run A:
// adder_32bit
module adder_32bit(
    input clk,
    input rst,
    input [31:0] i_a,
    input [31:0] i_b,
    input i_vld,
    output reg [31:0] o_res,
    output reg o_res_vld,
    output reg overflow
);
Size: ~5000 cells after synthesis, ~34 flip-flops, roughly 100 I/O pins.
==> flow/config.mk <==
export PLATFORM = sky130hd
export DESIGN_NAME = adder_32bit
export DESIGN_NICKNAME = adder_32bit
export VERILOG_FILES = /design/flow/design.v
export SDC_FILE = /design/flow/constraint.sdc
export NUM_CORES = 4
export LEC_CHECK = 0
export ABC_AREA = 1
export CAP_MARGIN = 20
export CORE_MARGIN = 2
export CORE_UTILIZATION = 72
export CTS_CLUSTER_DIAMETER = 360
export CTS_CLUSTER_SIZE = 98
export SLEW_MARGIN = 20
export TNS_END_PERCENT = 5
==> flow/constraint.sdc <==
create_clock -name core_clock -period 33.1 [get_ports {clk}]
set_input_delay 6.6200 -clock core_clock [delete_from_list [all_inputs] [get_ports {clk}]]
set_output_delay 6.6200 -clock core_clock [all_outputs]
set_load 0.01 [all_outputs]
run.sh (not shown) runs the stock make flow with config.mk's settings and CLKGATE_MAP_FILE=.
Changes in run B relative to run A:
Settings: a deleted CTS_CLUSTER_SIZE that had been 98; a change of CTS_CLUSTER_DIAMETER from 360 to 362; a deleted TNS_END_PERCENT that had been 5; a change of the clock period (ns, I/O delays scaled along) from 33.1 to 13.6.
==> results <==
Run B vs. run A: instance tally after logic synthesis neither gained nor lost much, placer congestion estimate rose by 0.32%, count of library flops with an enable pin level, die area ~0 delta. Floorplan-stage core utilization: run B vs run A identical. Run B did not make it past detailed placement (3_5_place_dp), where a tool error ended it. Synthesized area came out exactly the same in run A and run B.
Setup changes, run B to run C
Settings: a change of CTS_CLUSTER_DIAMETER from 362 to 243; an added CTS_CLUSTER_SIZE of 98; a change of the clock period (ns, I/O delays scaled along) from 13.6 to 36.2.
Results
- Run C: all stages complete, timing, DRC and antenna checks passed
- Run B -> run C: initial cell density of the core delta 0, exact match
- Taking run B as the reference, in run C number of placed I/O pins was more or less identical; vertical extent of the die was more or less identical; number of synthesized flops with an enable pin was more or less identical; area after synthesis was more or less identical; chip area estimate from yosys synthesis was more or less identical.
- Run B → run C: average cell area after synthesis held steady; die outline width neither gained nor lost much; final weighted congestion in routability-driven placement down 2.2%.
The inputs of run D differ from those of run C as listed below.
Settings: PLACE_DENSITY now 0.36, previously not set; TNS_END_PERCENT now 5, previously not set; the clock period (ns, I/O delays scaled along) now 21.8, was 36.2.
Notes after the runs:
Seen in the log of run D: DPL-0033 during detailed placement (3_5_place_dp), after which the run never completed. Comparing run C against run D, there is no change at all in area after synthesis. Run D -> run C: count of port buffers added during placement delta 0, exact match. As far as number of library cell types mapped by synthesis goes, run C and run D are indistinguishable; the numbers are identical. Comparing run C against run D, there is no change at all in area share of xor/xnor cells in the synthesized design. Total core area: run D vs run C identical. As far as proportion of synthesized flip-flops having asynchronous set or reset goes, run C and run D are indistinguishable; the numbers are identical. Compared with run C, in run D final RePlAce weighted congestion went up by about 6%; synthesized cell count neither gained nor lost much; net count after synthesis held. Run D -> run C: chip area line of the yosys report delta 0, exact match. The post-synthesis register bit count on run C is in line with that on run D.
Edits applied to the flow inputs when going from run D to run E:
Settings: CTS_CLUSTER_DIAMETER: 243 -> unset; TNS_END_PERCENT: 5 -> unset; ABC_AREA: 1 -> unset; CORE_UTILIZATION: 72 -> 50; PLACE_DENSITY: 0.36 -> unset; the clock period (ns, I/O delays scaled along): 21.8 -> 35.4.
Notes after the runs:
[run E] flow finished | final checks: failed | reasons: setup timing. Post-synthesis compound-gate area fraction (lower): run D. Compared with run D, run E shows a higher register share after synthesis. Share of synthesized cell area in full adder, half adder and majority cells in run E is 0.99 points above run D. Comparing run D and run E, post-synthesis chip area from yosys is lower on run E. Diff run D -> run E: die area shows an increase of 22%; mean instance size in the synthesized netlist shows an increase of 14%. Compared with run D, run E shows a fraction of synthesized cell area in xor and xnor cells that is 2.1 points higher. Relative to run D, instance count of the mapped netlist decreased by 1262 in run E. Run D -> run E: placement row count increased by a little under 10%. Between run D and run E, number of library cell types mapped by synthesis is higher for run E, run D comes in under that. What run E reported for synthesized area has to be multiplied by 1.17 to get the figure for run D.

Starting RTL as in the previous note.
==> flow/design.v (excerpt) <==
module adder_32bit(
    input clk,
    input rst,
    input [31:0] i_a,
    input [31:0] i_b,
    input i_vld,
    output reg [31:0] o_res,
    output reg o_res_vld,
    output reg overflow
);
clock: 22.8 ns
lec_check: 0
abc_area: 1
cap_margin: 20
cell_pad_in_sites_global_placement: 1
core_aspect_ratio: 1.34
core_margin: 2
core_utilization: 55
cts_cluster_size: 87
gpl_routability_driven: 1
hold_slack_margin: -0.0
min_routing_layer: met1
place_density_lb_addon: 0.23
setup_slack_margin: -1.75
slew_margin: 15
The baseline reached the layout checks and failed them: setup timing.
Rerun with:
- ABC_AREA: 1 -> unset
- CELL_PAD_IN_SITES_GLOBAL_PLACEMENT: 1 -> unset
- CORE_ASPECT_RATIO: 1.34 -> unset
- CORE_UTILIZATION: 55 -> 65
- CTS_CLUSTER_SIZE: 87 -> unset
- GPL_ROUTABILITY_DRIVEN: 1 -> unset
- HOLD_SLACK_MARGIN: -0.0 -> unset
- MIN_ROUTING_LAYER: met1 -> unset
- PLACE_DENSITY_LB_ADDON: 0.23 -> unset
- SETUP_SLACK_MARGIN: -1.75 -> unset
- SLEW_MARGIN: 15 -> 20
- clock period: 22.8 -> 27.0 ns (I/O delays scaled with it)
The new run ended with an error in clock tree synthesis (4_1_cts), error DPL-0038.
Die size goes down by a quarter to a third.
Synthesized area fell by about a fifth.
Synthesized cell count fell by a quarter to a third.

adder_32bit again, from the RTL that the note above started with.
==> flow/config.mk <==
export PLATFORM = sky130hd
export DESIGN_NAME = adder_32bit
export DESIGN_NICKNAME = adder_32bit
export VERILOG_FILES = /design/flow/design.v
export SDC_FILE = /design/flow/constraint.sdc
export NUM_CORES = 4
export LEC_CHECK = 0
export CAP_MARGIN = 20
export CELL_PAD_IN_SITES_GLOBAL_PLACEMENT = 3
export CORE_MARGIN = 2
export CORE_UTILIZATION = 40
export CTS_CLUSTER_DIAMETER = 116
export GPL_ROUTABILITY_DRIVEN = 0
export HOLD_SLACK_MARGIN = 0.3
export MAX_ROUTING_LAYER = met4
export PLACE_DENSITY_LB_ADDON = 0.15
export SLEW_MARGIN = 20
export TNS_END_PERCENT = 95
==> flow/constraint.sdc <==
create_clock -name core_clock -period 40.0 [get_ports {clk}]
set_input_delay 8.0000 -clock core_clock [delete_from_list [all_inputs] [get_ports {clk}]]
set_output_delay 8.0000 -clock core_clock [all_outputs]
set_load 0.01 [all_outputs]
The first run failed in global placement without I/O on FLW-0024.
Next try:
- ABC_AREA: default -> 1
- CELL_PAD_IN_SITES_GLOBAL_PLACEMENT: 3 -> default
- CTS_CLUSTER_DIAMETER: 116 -> 125
- CTS_CLUSTER_SIZE: default -> 15
- GPL_ROUTABILITY_DRIVEN: 0 -> default
- GPL_TIMING_DRIVEN: default -> 0
- HOLD_SLACK_MARGIN: 0.3 -> default
- MAX_ROUTING_LAYER: met4 -> met5
- PLACE_DENSITY_LB_ADDON: 0.15 -> default
- TNS_END_PERCENT: 95 -> default
Outcome:
- The changed run went through all stages and came out clean
- die size came out higher by 17%
- synthesized cell count goes up by 34%
- area after synthesis is higher by 17%
Next try:
- ABC_AREA: 1 -> default
- CORE_UTILIZATION: 40 -> 52
- CTS_CLUSTER_DIAMETER: 125 -> default
- CTS_CLUSTER_SIZE: 15 -> default
- GPL_TIMING_DRIVEN: 0 -> default
- MAX_ROUTING_LAYER: met5 -> default
- clock period: 40.0 -> 41.5 ns (I/O delays scaled with it)
=>
- cell count shrinks by a quarter to a third
- clock-buffer cell count does not change
- worst setup slack is worse by 0.80 ns
- global-route usage grows by 11 points
- core utilization grows by 17 points
- via count shrinks by a few percent
- first-iteration DRC count grows by well over a third
Next try:
- CORE_UTILIZATION: 52 -> 61
- clock period: 41.5 -> 57.3 ns (I/O delays scaled with it)
Effect: Setup slack gets better by 2.0 ns; routed wire length falls by a few percent; hold slack gets better by 0.0097 ns; count of clock-buffer cells in the layout rises by 1; area after synthesis stays the same; design area falls by a little under a tenth.
Next try:
- CORE_UTILIZATION: 61 -> 70
- HOLD_SLACK_MARGIN: default -> -0.1
- clock period: 57.3 -> 25.6 ns (I/O delays scaled with it)
The changed run aborted during detailed placement on DPL-0038.
Die size falls by 13%.
Synthesized area does not change.
Synthesized cell count stays the same.
Next try:
- CORE_UTILIZATION: 70 -> 40
- HOLD_SLACK_MARGIN: -0.1 -> default
- clock period: 25.6 -> 40.0 ns (I/O delays scaled with it)
Effect: The changed run finished clean. Synthesized cell count does not change. Die size came out higher by well over a third. Synthesized area is unchanged.
